==> v27 <==
==> flow/design.v <==
module gainBal (
    input  wire             clk,
    input  wire             rstn,
    input  wire             din_val,
    input  wire [255:0]     din,
    input  wire [63:0]      gain,
    input  wire [31:0]      bal,
    output reg              dout_val,
    output reg  [255:0]     dout
);
reg [7:0]  gain_mem[7:0];
reg [7:0]  bal_mem[3:0];
reg [15:0] mult[0:7];
reg [47:0] quot[0:7];
integer i, j, k, l;
always @* begin
    for (l=0; l<8; l=l+1) begin
        gain_mem[l]     = gain[8*l +: 8];
        if (l < 4)
            bal_mem[l]  = bal[8*l +: 8];
    end
end
always @(posedge clk or negedge rstn) begin
    if (!rstn) begin
        for (i=0; i<8; i=i+1) begin
            mult[i] <= 16'd0;
        end
    end
    else begin
        for (i=0; i<4; i=i+1) begin
            mult[2*i  ] <= {{8{gain_mem[2*i  ][7]}}, gain_mem[2*i  ]} * {{8{~bal_mem[i][7]}}, ~bal_mem[i]};
            mult[2*i+1] <= {{8{gain_mem[2*i+1][7]}}, gain_mem[2*i+1]} * {{8{ bal_mem[i][7]}},  bal_mem[i]};
        end
    end
end
always @(posedge clk or negedge rstn) begin
    if (!rstn) begin
        dout_val    <= 1'b0;
        for (j=0; j<8; j=j+1) begin
            quot[j] <= 48'd0;
        end
    end
    else begin
        dout_val    <= din_val;
        for (j=0; j<8; j=j+1) begin
            quot[j] <= {16'd0, din[32*j +:32]} * {{32{mult[j][15]}}, mult[j]};
        end
    end
end
always @* begin
    for (k=0; k<8; k=k+1) begin
        dout[32*k +:32] = quot[k][47:16];
    end
end
endmodule
==> flow/run.sh <==
#!/bin/bash
# the make line also repeats each setting of config.mk as NAME=value (left out here)
make -C /OpenROAD-flow-scripts/flow DESIGN_CONFIG=/design/flow/config.mk WORK_HOME=/design/flow/orfs CLKGATE_MAP_FILE= finish
==> flow/config.mk <==
export PLATFORM = sky130hd
export DESIGN_NAME = gainBal
export DESIGN_NICKNAME = gainBal
export VERILOG_FILES = /design/flow/design.v
export SDC_FILE = /design/flow/constraint.sdc
export NUM_CORES = 4
export LEC_CHECK = 0
export CAP_MARGIN = 20
export CORE_MARGIN = 2
export CORE_UTILIZATION = 40
export SLEW_MARGIN = 20
==> flow/constraint.sdc <==
create_clock -name core_clock -period 9.0 [get_ports {clk}]
set_input_delay 1.8000 -clock core_clock [delete_from_list [all_inputs] [get_ports {clk}]]
set_output_delay 1.8000 -clock core_clock [all_outputs]
set_load 0.01 [all_outputs]
==> v8 (differences from v27) <==
--- a/flow/config.mk
+++ b/flow/config.mk
@@ -7,5 +7,15 @@
 export LEC_CHECK = 0
-export CAP_MARGIN = 20
+export ABC_AREA = 0
+export CAP_MARGIN = 5
+export CELL_PAD_IN_SITES_GLOBAL_PLACEMENT = 0
+export CORE_ASPECT_RATIO = 0.56
 export CORE_MARGIN = 2
-export CORE_UTILIZATION = 40
-export SLEW_MARGIN = 20
+export CORE_UTILIZATION = 72
+export CTS_CLUSTER_DIAMETER = 386
+export CTS_CLUSTER_SIZE = 15
+export GPL_ROUTABILITY_DRIVEN = 1
+export HOLD_SLACK_MARGIN = 0.28
+export PLACE_DENSITY_LB_ADDON = 0.01
+export SETUP_SLACK_MARGIN = 0.58
+export SLEW_MARGIN = 10
+export TNS_END_PERCENT = 85
==> flow/constraint.sdc (replaced) <==
create_clock -name core_clock -period 2.01 [get_ports {clk}]
set_input_delay 0.4020 -clock core_clock [delete_from_list [all_inputs] [get_ports {clk}]]
set_output_delay 0.4020 -clock core_clock [all_outputs]
set_load 0.01 [all_outputs]
==> v25 (differences from v27) <==
--- a/flow/config.mk
+++ b/flow/config.mk
@@ -7,5 +7,14 @@
 export LEC_CHECK = 0
-export CAP_MARGIN = 20
+export ABC_AREA = 0
+export CAP_MARGIN = 5
+export CELL_PAD_IN_SITES_GLOBAL_PLACEMENT = 0
+export CORE_ASPECT_RATIO = 0.94
 export CORE_MARGIN = 2
-export CORE_UTILIZATION = 40
-export SLEW_MARGIN = 20
+export CORE_UTILIZATION = 72
+export CTS_CLUSTER_SIZE = 40
+export GPL_ROUTABILITY_DRIVEN = 1
+export HOLD_SLACK_MARGIN = 0.29
+export PLACE_DENSITY = 0.64
+export SETUP_SLACK_MARGIN = -0.36
+export SLEW_MARGIN = 35
+export TNS_END_PERCENT = 85
==> flow/constraint.sdc (replaced) <==
create_clock -name core_clock -period 5.2 [get_ports {clk}]
set_input_delay 1.0400 -clock core_clock [delete_from_list [all_inputs] [get_ports {clk}]]
set_output_delay 1.0400 -clock core_clock [all_outputs]
set_load 0.01 [all_outputs]
==> qor.csv <==
stage,metric,value,unit
run_status,status,finished with violations,
run_status,so.violations,negative setup slack,
sta,fin_setup_tns,-1258130,ps
sta,setup_violations,559,
sta,fin_ws,-4790,ps
sta,max_freq,147,MHz
clocking,numCtsBuffers,29,
setup_path,critPathMaxFanout,5,
clocking,post_cts_resized,469,
route,met2WireLength,203000,microns
global_route,grtUsageMet2,61.9,%
clocking,h-tree-depth,1,
Source of the figures above: v8

==> qor.csv <==
stage,metric,value,unit
run_status,status,finished with violations,
run_status,so.violations,negative setup slack,
clocking,ctsLongestPathBuffers,3,
global_route,grtUsageMet2,66.1,%
route,via_per_inst,5.51,
sta,fin_ws,-1520,ps
setup_path,critPathMaxFanout,8,
cells_and_area,logic_area,131000,sq um
clocking,h-tree-depth,2,
sta,max_freq,149,MHz
route,met2WireLength,211000,microns
sta,setup_violations,266,
sta,fin_setup_tns,-241890,ps
Source of the figures above: v25

==> qor.csv <==
stage,metric,value,unit
run_status,status,no timing/DRC/antenna violations,
route,met2WireLength,205000,microns
sta,relSlewSlack,22.1,%
global_route,gr-usage-met3,2.36,%
sta,setup_violations,0,
setup_path,startpoint,din[72],
logic_synthesis,yosys-top-cells-count,"4,625 x inv_1, 3,776 x fa_1, 2,373 x nand2_1",
sta,fin_setup_tns,0,ps
clocking,post_cts_resized,0,
sta,fin_ws,653,ps
sta,max_freq,120,MHz
clocking,h-tree-depth,3,
clocking,numCtsBuffers,71,
Source of the figures above: v27

